==> run Z: inputs <==
==> flow/design.v <==
module gca_dlnv(
    input [31:0]    coord0,
    input [31:0]    coord1,
    input           ld,
    input           step,
    input           CLK,
    output          FC,
    output [20:0]   ADDR
);
    reg         [15:0] x0;
    reg         [15:0] y0;
    wire        [15:0] x1;
    wire        [15:0] y1;
    reg  signed [15:0] dx, dy;
    reg  signed [15:0] sx, sy;
    reg  signed [15:0] error;
    wire signed [15:0] e2;
    assign x1 = {5'b0, coord1[10:0]};
    assign y1 = {6'b0, coord1[20:11]};
    assign e2 = error <<< 1;
    assign ADDR = {y0[9:0], x0[10:0]};
    assign FC = !ld && (x0 == x1 && y0 == y1 || e2 >= dy && x0 == x1 || e2 <= dx && y0 == y1);
    always @(posedge CLK) begin
        if(ld) begin
            x0 <= {5'b0, coord0[10:0]};
            y0 <= {6'b0, coord0[20:11]};
            sx <= (x0 > x1) ? -16'd1 : 16'd1;
            sy <= (y0 > y1) ? -16'd1 : 16'd1;
            dx <= (x0 < x1) ? (x1 - x0) : (x0 - x1);
            dy <= (y1 < y0) ? (y1 - y0) : (y0 - y1);
            error <= dx + dy;
        end
        if(step && !ld) begin
            if(e2 >= dy) x0 <= x0 + sx;
            if(e2 <= dx) y0 <= y0 + sy;
            if(e2 >= dy && e2 <= dx)
                error <= error + dx + dy;
            else if(e2 >= dy)
                error <= error + dy;
            else if(e2 <= dx)
                error <= error + dx;
        end
    end
endmodule
==> flow/run.sh <==
#!/bin/bash
# the make line also repeats each setting of config.mk as NAME=value (left out here)
make -C /OpenROAD-flow-scripts/flow DESIGN_CONFIG=/design/flow/config.mk WORK_HOME=/design/flow/orfs CLKGATE_MAP_FILE= finish
==> flow/config.mk <==
export PLATFORM = sky130hd
export DESIGN_NAME = gca_dlnv
export DESIGN_NICKNAME = gca_dlnv
export VERILOG_FILES = /design/flow/design.v
export SDC_FILE = /design/flow/constraint.sdc
export NUM_CORES = 4
export LEC_CHECK = 0
export ABC_AREA = 1
export CAP_MARGIN = 5
export CORE_MARGIN = 2
export CORE_UTILIZATION = 72
export CTS_CLUSTER_DIAMETER = 27
export CTS_CLUSTER_SIZE = 73
export PLACE_DENSITY_LB_ADDON = 0.2
export SETUP_SLACK_MARGIN = 1.12
export SLEW_MARGIN = 0
==> flow/constraint.sdc <==
create_clock -name core_clock -period 4.4 [get_ports {CLK}]
set_input_delay 0.8800 -clock core_clock [delete_from_list [all_inputs] [get_ports {CLK}]]
set_output_delay 0.8800 -clock core_clock [all_outputs]
set_load 0.01 [all_outputs]
==> run Y (differences from run Z) <==
- ABC_AREA: 1 -> unset
- CAP_MARGIN: 5 -> 20
- CORE_UTILIZATION: 72 -> 40
- CTS_CLUSTER_DIAMETER: 27 -> unset
- CTS_CLUSTER_SIZE: 73 -> unset
- PLACE_DENSITY_LB_ADDON: 0.2 -> unset
- SETUP_SLACK_MARGIN: 1.12 -> unset
- SLEW_MARGIN: 0 -> 20
==> flow/constraint.sdc (replaced) <==
create_clock -name core_clock -period 4.56 [get_ports {CLK}]
set_input_delay 0.9120 -clock core_clock [delete_from_list [all_inputs] [get_ports {CLK}]]
set_output_delay 0.9120 -clock core_clock [all_outputs]
set_load 0.01 [all_outputs]
==> results <==
| item | run Y | run Z |
|---|---|---|
| Result of the run | no timing/DRC/antenna violations | no timing/DRC/antenna violations |
| Fraction of met2 tracks used by global routing | 33.6% | 71.7% |
| Compound-Gate Fraction of Synth Area | 25.3% | 17.0% |
| Total met3 wirelength after detailed routing | 1020 um | 4300 um |
| Worst Setup EP | FC | error[12] |
| WS Path Type | input pin to output port | flip-flop to flip-flop |
| GR met3 Demand/Resource | 1.98% | 6.76% |
| Final Cell Area | 0.0117 mm^2 | 0.0130 mm^2 |
| Cell area reported after detailed placement | 0.0114 mm^2 | 0.0118 mm^2 |
| Total cells reported by yosys after synthesis | 1263 | 1689 |
| Critical path data required time | 3650 ps | 4660 ps |
| Max incr delay on CP | 560 ps | 500 ps |
| ClkCell Share | 2.86% | 2.27% |
| Critical path launch point type | input pin | flip-flop |
| Category of the worst setup path capture point | output port | flip-flop |
| Count of unique library cells instantiated by Yosys | 85 | 50 |
| Mux cell area share | 4.21% | 0.180% |
| Initial core utilization | 40.9% | 73.5% |
| GPL Wtd Cong | 0.878 | 1.01 |


==> inputs of sierra <==
// gca_dlnv: RTL as listed in full above, without the edits since
Settings: LEC_CHECK=0, ABC_AREA=0, CAP_MARGIN=10, CORE_MARGIN=2, CORE_UTILIZATION=65, CTS_CLUSTER_DIAMETER=363, CTS_CLUSTER_SIZE=47, GPL_ROUTABILITY_DRIVEN=0, GPL_TIMING_DRIVEN=1, MIN_ROUTING_LAYER=met1, PLACE_DENSITY_LB_ADDON=0.18, SLEW_MARGIN=30, TNS_END_PERCENT=50; clock period 4.19 ns.
run.sh (not shown) runs the stock make flow with config.mk's settings and CLKGATE_MAP_FILE=.
==> ember (differences from sierra) <==
- CAP_MARGIN: 10 -> 5
- CELL_PAD_IN_SITES_DETAIL_PLACEMENT: unset -> 2
- CORE_UTILIZATION: 65 -> 26
- CTS_CLUSTER_DIAMETER: 363 -> unset
- CTS_CLUSTER_SIZE: 47 -> unset
- GPL_ROUTABILITY_DRIVEN: 0 -> unset
- GPL_TIMING_DRIVEN: 1 -> unset
- MIN_ROUTING_LAYER: met1 -> unset
- PLACE_DENSITY_LB_ADDON: 0.18 -> 0.11
- SETUP_SLACK_MARGIN: unset -> 1.51
- SLEW_MARGIN: 30 -> 5
- TNS_END_PERCENT: 50 -> 55
==> flow/constraint.sdc (replaced) <==
create_clock -name core_clock -period 7.39 [get_ports {CLK}]
set_input_delay 1.4780 -clock core_clock [delete_from_list [all_inputs] [get_ports {CLK}]]
set_output_delay 1.4780 -clock core_clock [all_outputs]
set_load 0.01 [all_outputs]
==> qor summary <==
Number of antenna violations at the first check in global routing: sierra 0; ember 1
Relative slew margins: sierra 54.09%; ember 24.22%
CP Depth: sierra 11; ember 9
Cell area reported after detailed placement: sierra 11,270 um2; ember 11,410 um2
Instance count after placement with tap cells included: sierra 1,527; ember 1,804
Number of well taps: sierra 216; ember 525
Area Growth Syn to Fin: sierra 12.39%; ember 12.91%
Critical path type: sierra flip-flop to primary output; ember input port to primary output
Clock-pin transition on the worst setup and hold timing paths: sierra 0.07 ns; ember 0.06 ns
Run status: sierra finished clean; ember finished clean
Final core utilization: sierra 74.06%; ember 29.56%
Number of global-route vias before repair: sierra 9,188; ember 10,270


==> inputs of run H <==
Starts from the design.v that is shown in full above.
clock: 5.0 ns
lec_check: 0
cap_margin: 20
core_margin: 2
core_utilization: 40
cts_cluster_diameter: 397
cts_cluster_size: 44
place_density_lb_addon: 0.12
slew_margin: 20
tns_end_percent: 5
==> run A: changes against run H <==
Settings changed: ABC_AREA set to 1, CAP_MARGIN 20 to 5, CORE_UTILIZATION 40 to 72, CTS_CLUSTER_DIAMETER 397 to 376, CTS_CLUSTER_SIZE 44 to 99, PLACE_DENSITY_LB_ADDON 0.12 to unset, SETUP_SLACK_MARGIN set to 0.25, TNS_END_PERCENT 5 to unset.
==> flow/constraint.sdc (replaced) <==
create_clock -name core_clock -period 4.06 [get_ports {CLK}]
set_input_delay 0.8120 -clock core_clock [delete_from_list [all_inputs] [get_ports {CLK}]]
set_output_delay 0.8120 -clock core_clock [all_outputs]
set_load 0.01 [all_outputs]
==> results <==
| quantity | run H | run A |
|---|---|---|
| Summed instance area of the synthesized netlist | 10400 um^2 | 11100 um^2 |
| Crit path launch | coord1[8] | coord1[6] |
| Clock tree buffer count of the final layout | 14 | 10 |
| Simple-gate portion of the synthesized area | 15.8% | 27.4% |
| Via count of the first global-routing pass | 8863 | 10900 |
| Proportion of cell area spent on the clock network | 2.68% | 2.83% |
| Overall Global Routing Usage | 21.6% | 40.1% |
| Total wirelength of the detailed-routed design | 28.4 mm | 32.7 mm |
| Status | finished clean | finished clean |
| Fillers | 2566 | 1101 |
| Tapcells | 330 | 188 |


==> build 44 <==
RTL: the design.v shown in full above, as it stands there.
==> flow/config.mk <==
export PLATFORM = sky130hd
export DESIGN_NAME = gca_dlnv
export DESIGN_NICKNAME = gca_dlnv
export VERILOG_FILES = /design/flow/design.v
export SDC_FILE = /design/flow/constraint.sdc
export NUM_CORES = 4
export LEC_CHECK = 0
export CAP_MARGIN = 15
export CORE_MARGIN = 2
export CORE_UTILIZATION = 72
export SETUP_SLACK_MARGIN = -0.27
export SLEW_MARGIN = 20
==> flow/constraint.sdc <==
create_clock -name core_clock -period 3.9 [get_ports {CLK}]
set_input_delay 0.7800 -clock core_clock [delete_from_list [all_inputs] [get_ports {CLK}]]
set_output_delay 0.7800 -clock core_clock [all_outputs]
set_load 0.01 [all_outputs]
==> inputs of trial 34, as changes to build 44 <==
Settings changed: ABC_AREA set to 1, CAP_MARGIN 15 to 20, CTS_CLUSTER_DIAMETER set to 94, CTS_CLUSTER_SIZE set to 100, PLACE_DENSITY set to 0.42, SETUP_SLACK_MARGIN -0.27 to unset, TNS_END_PERCENT set to 5.
==> flow/constraint.sdc (replaced) <==
create_clock -name core_clock -period 2.75 [get_ports {CLK}]
set_input_delay 0.5500 -clock core_clock [delete_from_list [all_inputs] [get_ports {CLK}]]
set_output_delay 0.5500 -clock core_clock [all_outputs]
set_load 0.01 [all_outputs]
==> inputs of trial 89, as changes to build 44 <==
Settings changed: ABC_AREA set to 1, CAP_MARGIN 15 to 20, CORE_UTILIZATION 72 to 60, CTS_CLUSTER_DIAMETER set to 94, SETUP_SLACK_MARGIN -0.27 to unset.
==> flow/constraint.sdc (replaced) <==
create_clock -name core_clock -period 2.75 [get_ports {CLK}]
set_input_delay 0.5500 -clock core_clock [delete_from_list [all_inputs] [get_ports {CLK}]]
set_output_delay 0.5500 -clock core_clock [all_outputs]
set_load 0.01 [all_outputs]
==> inputs of trial 94, as changes to build 44 <==
Settings changed: CAP_MARGIN 15 to 20, CORE_MARGIN 2 to 7, CORE_UTILIZATION 72 to 40, HOLD_SLACK_MARGIN set to 0.06, MAX_ROUTING_LAYER set to met4, SETUP_SLACK_MARGIN -0.27 to unset, SLEW_MARGIN 20 to 10, TNS_END_PERCENT set to 80.
==> flow/constraint.sdc (replaced) <==
create_clock -name core_clock -period 6.99 [get_ports {CLK}]
set_input_delay 1.3980 -clock core_clock [delete_from_list [all_inputs] [get_ports {CLK}]]
set_output_delay 1.3980 -clock core_clock [all_outputs]
set_load 0.01 [all_outputs]
==> comparison <==
Trial 94 completed without violations. Trial 34 did not get past global routing. Build 44 reached the layout checks and failed them: setup timing. Trial 89 finished but failed the layout checks on setup timing. The lowest register-to-register slack belongs to trial 89, the highest to trial 94. In flip-flop count, trial 94 and build 44 do not differ. Hold slack, lowest first: trial 89, build 44, trial 94. Non-clock buffer count, lowest first: trial 94, build 44, trial 89. Critical path depth, lowest first: trial 94, build 44, trial 89. Cell count: build 44 < trial 94 < trial 89. Between build 44 and trial 34, the lower synthesized cell count is in build 44 (gap 25%, measured against trial 34). Sequential share of layout area: trial 94 > build 44 > trial 89.
==> figures <==
item                                                     trial 34                    trial 89                    build 44        trial 94
Buf/Inv on CP                                                   -                           5                           2               2
Floorplan utilization                                       73.5%                       61.5%                       74.0%           41.0%
Cells after synthesis                                        1689                        1689                        1263            1263
Tapcell Cnt                                                     -                         229                         180             330
Pre-CTS setup slack                                     -0.643 ns                   -0.614 ns                   -0.153 ns         1.20 ns
Outcome                                            did not finish  complete, but fails checks  complete, but fails checks  finished clean
Failing step                                       global routing                           -                           -               -
Reasons for failing layout checks                               -                setup timing                setup timing               -
Worst R2R Path Depth                                            -                          17                          17              17
Cell depth of the worst setup path                              -                          17                          10               9
DR DRC count                                                    -                           0                           0               0
Hold Violations, Final                                          -                           0                           0               0
Comb. cell area                                                 -                  8920 sq um                  7720 sq um      7700 sq um
Simple-Gate Fraction of Synth Area                          27.4%                       27.4%                       15.8%           15.8%
Net count after synthesis                                    1924                        1924                        1498            1498
CP peak stage delay                                             -                     0.53 ns                     0.58 ns         0.70 ns
Sequential cell area fraction in the yosys report           17.6%                       17.6%                       18.9%           18.9%
Tool Warnings                                                   -                          75                          74              71
Type of the most critical hold path                             -                     reg2reg                     reg2reg         reg2reg
CTS tree                                                        -                        done                        done            done
Fraction of cell area in non-clock buffers                      -                       18.0%                       9.92%           6.14%
Worst Hold End                                                  -                      x0[13]                      x0[15]          x0[15]


==> branch lagoon: inputs <==
// gca_dlnv: RTL as listed in full above, without the edits since
Settings: LEC_CHECK=0, ABC_AREA=1, CAP_MARGIN=10, CORE_MARGIN=2, CORE_UTILIZATION=57, CTS_CLUSTER_DIAMETER=206, CTS_CLUSTER_SIZE=100, GPL_ROUTABILITY_DRIVEN=0, GPL_TIMING_DRIVEN=1, MIN_ROUTING_LAYER=met1, PLACE_DENSITY_LB_ADDON=0.18, SLEW_MARGIN=30, TNS_END_PERCENT=40; clock period 4.19 ns.
==> branch xenon (differences from branch lagoon) <==
==> flow/config.mk (replaced) <==
export PLATFORM = sky130hd
export DESIGN_NAME = gca_dlnv
export DESIGN_NICKNAME = gca_dlnv
export VERILOG_FILES = /design/flow/design.v
export SDC_FILE = /design/flow/constraint.sdc
export NUM_CORES = 4
export LEC_CHECK = 0
export CAP_MARGIN = 20
export CORE_MARGIN = 2
export CORE_UTILIZATION = 11
export SLEW_MARGIN = 20
==> flow/constraint.sdc (replaced) <==
create_clock -name core_clock -period 5.19 [get_ports {CLK}]
set_input_delay 1.0380 -clock core_clock [delete_from_list [all_inputs] [get_ports {CLK}]]
set_output_delay 1.0380 -clock core_clock [all_outputs]
set_load 0.01 [all_outputs]
==> branch zinc (differences from branch lagoon) <==
==> flow/config.mk (replaced) <==
export PLATFORM = sky130hd
export DESIGN_NAME = gca_dlnv
export DESIGN_NICKNAME = gca_dlnv
export VERILOG_FILES = /design/flow/design.v
export SDC_FILE = /design/flow/constraint.sdc
export NUM_CORES = 4
export LEC_CHECK = 0
export CAP_MARGIN = 20
export CORE_MARGIN = 2
export CORE_UTILIZATION = 50
export SETUP_SLACK_MARGIN = 0.73
export SLEW_MARGIN = 20
==> flow/constraint.sdc (replaced) <==
create_clock -name core_clock -period 2.53 [get_ports {CLK}]
set_input_delay 0.5060 -clock core_clock [delete_from_list [all_inputs] [get_ports {CLK}]]
set_output_delay 0.5060 -clock core_clock [all_outputs]
set_load 0.01 [all_outputs]
==> branch onyx (differences from branch lagoon) <==
==> flow/config.mk (replaced) <==
export PLATFORM = sky130hd
export DESIGN_NAME = gca_dlnv
export DESIGN_NICKNAME = gca_dlnv
export VERILOG_FILES = /design/flow/design.v
export SDC_FILE = /design/flow/constraint.sdc
export NUM_CORES = 4
export LEC_CHECK = 0
export CAP_MARGIN = 20
export CORE_MARGIN = 2
export CORE_UTILIZATION = 39
export SLEW_MARGIN = 20
==> flow/constraint.sdc (replaced) <==
create_clock -name core_clock -period 4.56 [get_ports {CLK}]
set_input_delay 0.9120 -clock core_clock [delete_from_list [all_inputs] [get_ports {CLK}]]
set_output_delay 0.9120 -clock core_clock [all_outputs]
set_load 0.01 [all_outputs]
==> comparison <==
Of branch onyx and branch lagoon, branch lagoon has the higher global-route usage (gap 11 points).
Of branch zinc and branch lagoon, branch zinc has the higher critical path depth (gap 7).
Via count: branch xenon < branch onyx < branch lagoon < branch zinc.
Against branch lagoon, the synthesized cell count of branch onyx is smaller by about 25%.
Branch xenon finished clean. Branch zinc finished but failed the layout checks on negative setup slack. Branch lagoon completed without violations. Branch onyx produced a clean layout.
First-iteration DRC count: branch xenon < branch onyx < branch zinc < branch lagoon.
==> figures <==
metric	branch xenon	branch lagoon	branch onyx	branch zinc
Most used standard cell by instance count after synthesis	sky130_fd_sc_hd__ha_1	sky130_fd_sc_hd__nand2_1	sky130_fd_sc_hd__ha_1	sky130_fd_sc_hd__ha_1
Buf/Inv on CP	3	4	3	0
Via count	9,123	11,190	9,213	11,410
Biggest fanout along the worst timing path	7	4	6	3
Clock network area share	2.417%	2.234%	2.472%	2.094%
Post-layout util	13.64%	63.15%	44.68%	81.25%
Critical path startpoint	coord1[6]	coord1[6]	coord1[15]	dx[0]
Run status	complete, no violations	complete, no violations	complete, no violations	failed layout checks
Violated checks	-	-	-	negative setup slack
Most used cell along the critical path	sky130_fd_sc_hd__clkdlybuf4s50_1	sky130_fd_sc_hd__nor2_1	sky130_fd_sc_hd__clkdlybuf4s50_1	sky130_fd_sc_hd__nor2_1
Share of cell area taken by muxes after synthesis	4.205%	0.1799%	4.205%	4.205%
